## buck_v1_0
module buck_v1_0 #(
  parameter model_data_width = 25,
  parameter model_decimal_width = 16
)(
  input aclk, 
  input resetn, 
  input clock_enable,
  input pwm, 
  input signed [model_data_width-1:0] input_voltage,
  input signed [model_data_width-1:0] period_inductor,
  input signed [model_data_width-1:0] period_capacitor,
  input signed [model_data_width-1:0] inverse_resistor,
  output reg signed [model_data_width-1:0] inductor_current,
  output signed [model_data_width-1:0] capacitor_current,
  output signed [model_data_width-1:0] output_current,
  output reg signed [model_data_width-1:0] output_voltage  
);
For scale: ~50 flip-flops, about 200 I/O pins, roughly 67000 um^2 of cells after synthesis.
Settings: LEC_CHECK=0, ABC_AREA=1, CAP_MARGIN=20, CORE_ASPECT_RATIO=1.55, CORE_MARGIN=2, CORE_UTILIZATION=69, CTS_CLUSTER_DIAMETER=400, CTS_CLUSTER_SIZE=100, PLACE_DENSITY=0.35, SLEW_MARGIN=20, TNS_END_PERCENT=5; clock period 20.0 ns.
run.sh (not shown) runs the stock make flow with config.mk's settings and CLKGATE_MAP_FILE=.
==> next run, changes <==
- CORE_ASPECT_RATIO: 1.55 -> default
- CORE_UTILIZATION: 69 -> 65
- CTS_CLUSTER_DIAMETER: 400 -> 362
- SETUP_SLACK_MARGIN: default -> 1.49
- clock period: 20.0 -> 14.5 ns (I/O delays scaled with it)
Effect:
- This time the run completed, yet does not pass: setup timing
- non-clock buffer count grows by 543
- utilization came out higher by 3.0 points
- register-to-register slack got worse by 4.2 ns
- worst setup slack gets worse by 3.5 ns
- design area came out higher by 9.9%
==> next run, changes <==
- ABC_AREA: 1 -> default
- CORE_ASPECT_RATIO: default -> 0.5
- CTS_CLUSTER_DIAMETER: 362 -> default
- CTS_CLUSTER_SIZE: 100 -> 11
- HOLD_SLACK_MARGIN: default -> 0.28
- PLACE_DENSITY: 0.35 -> default
- SETUP_SLACK_MARGIN: 1.49 -> default
- clock period: 14.5 -> 28.0 ns (I/O delays scaled with it)
=>
- The changed run finished clean
- register-to-register slack gets better by 9.3 ns
- area after synthesis decreases by 4.0%
- count of clock-buffer cells in the layout increases by 1
- cell area decreases by 15%
- setup slack gets better by 6.2 ns
- global-route usage decreases by 6.5 points
==> next run, changes <==
- ABC_AREA: default -> 1
- CELL_PAD_IN_SITES_GLOBAL_PLACEMENT: default -> 2
- CORE_ASPECT_RATIO: 0.5 -> default
- CORE_MARGIN: 2 -> 10
- CORE_UTILIZATION: 65 -> 40
- CTS_CLUSTER_DIAMETER: default -> 391
- CTS_CLUSTER_SIZE: 11 -> default
- GPL_TIMING_DRIVEN: default -> 0
- HOLD_SLACK_MARGIN: 0.28 -> default
- MAX_ROUTING_LAYER: default -> met4
- TNS_END_PERCENT: 5 -> 80
What happened:
- hold slack improved by 0.039 ns
- area after synthesis went up by a few percent
- sequential share of layout area is about the same
- routed wire length is higher by well over a third
- non-clock buffer count grows by 200
- clock skew increases by 0.0087 ns


## v6
Starting RTL as in the previous note.
==> flow/config.mk <==
export PLATFORM = sky130hd
export DESIGN_NAME = buck_v1_0
export DESIGN_NICKNAME = buck_v1_0
export VERILOG_FILES = /design/flow/design.v
export SDC_FILE = /design/flow/constraint.sdc
export NUM_CORES = 4
export LEC_CHECK = 0
export ABC_AREA = 1
export CAP_MARGIN = 20
export CORE_MARGIN = 2
export CORE_UTILIZATION = 71
export CTS_CLUSTER_DIAMETER = 271
export CTS_CLUSTER_SIZE = 36
export HOLD_SLACK_MARGIN = 0.29
export MAX_ROUTING_LAYER = met4
export PLACE_DENSITY_LB_ADDON = 0.11
export SETUP_SLACK_MARGIN = -0.69
export SLEW_MARGIN = 20
==> flow/constraint.sdc <==
create_clock -name core_clock -period 14.3 [get_ports {aclk}]
set_input_delay 2.8600 -clock core_clock [delete_from_list [all_inputs] [get_ports {aclk}]]
set_output_delay 2.8600 -clock core_clock [all_outputs]
set_load 0.01 [all_outputs]
v6 -> stages 100% | layout checks FAIL | setup timing
What v7 does differently from v6 at the input level:
- removing MAX_ROUTING_LAYER (formerly met4)
- removing CTS_CLUSTER_DIAMETER (formerly 271)
- removing PLACE_DENSITY_LB_ADDON (formerly 0.11)
- removing CTS_CLUSTER_SIZE (formerly 36)
- removing ABC_AREA (formerly 1)
- removing HOLD_SLACK_MARGIN (formerly 0.29)
- changing CORE_UTILIZATION from 71 to 11
- removing SETUP_SLACK_MARGIN (formerly -0.69)
- changing the clock period (ns, I/O delays scaled along) from 14.3 to 42.3
==> comparison <==
Per the final summary, v7 finished and its layout is clean on timing, DRC and antenna. In v7, the worst path setup slack after routing came out 17.49 ns above the value in v6. Routed wire length ends up lower on v7. Against v6, v7 comes in 66 points lower on global-route track usage on met2.


== pine ==
buck_v1_0 again, from the RTL that the note above started with.
export LEC_CHECK = 0
export ABC_AREA = 1
export CAP_MARGIN = 0
export CELL_PAD_IN_SITES_DETAIL_PLACEMENT = 2
export CELL_PAD_IN_SITES_GLOBAL_PLACEMENT = 2
export CORE_MARGIN = 2
export CORE_UTILIZATION = 54
export CTS_CLUSTER_DIAMETER = 297
export GPL_ROUTABILITY_DRIVEN = 1
export GPL_TIMING_DRIVEN = 0
export HOLD_SLACK_MARGIN = 0.19
export MAX_ROUTING_LAYER = met4
export MIN_ROUTING_LAYER = met1
export PLACE_DENSITY_LB_ADDON = 0.16
export SETUP_SLACK_MARGIN = 0.93
export SLEW_MARGIN = 20
export TNS_END_PERCENT = 80
create_clock -name core_clock -period 19.4 [get_ports {aclk}]
Tool error FLW-0024 stopped pine during global placement; no final results.
> inputs changed (pine -> cedar)
- a deleted GPL_ROUTABILITY_DRIVEN that had been 1
- a deleted MIN_ROUTING_LAYER that had been met1
- a deleted HOLD_SLACK_MARGIN that had been 0.19
- a change of CORE_MARGIN from 2 to 5
- a change of CTS_CLUSTER_DIAMETER from 297 to 391
- a change of GPL_TIMING_DRIVEN from 0 to 1
- a change of CORE_UTILIZATION from 54 to 40
- a deleted PLACE_DENSITY_LB_ADDON that had been 0.16
- an added CTS_CLUSTER_SIZE of 47
- a deleted SETUP_SLACK_MARGIN that had been 0.93
- a change of CAP_MARGIN from 0 to 20
- a change of the clock period (ns, I/O delays scaled along) from 19.4 to 18.7
==> results <==
pine: aborted in global placement (tool error)
The final report for cedar shows a completed flow and a layout that fails verification, specifically setup timing.
From pine to cedar the numbers moved as follows: number of cell instances after yosys synthesis comparable, vertical die dimension up about 18%, core region area saw an increase, number of rows created at floorplan moved up.
Floorplan check, cedar vs pine: die outline larger in cedar
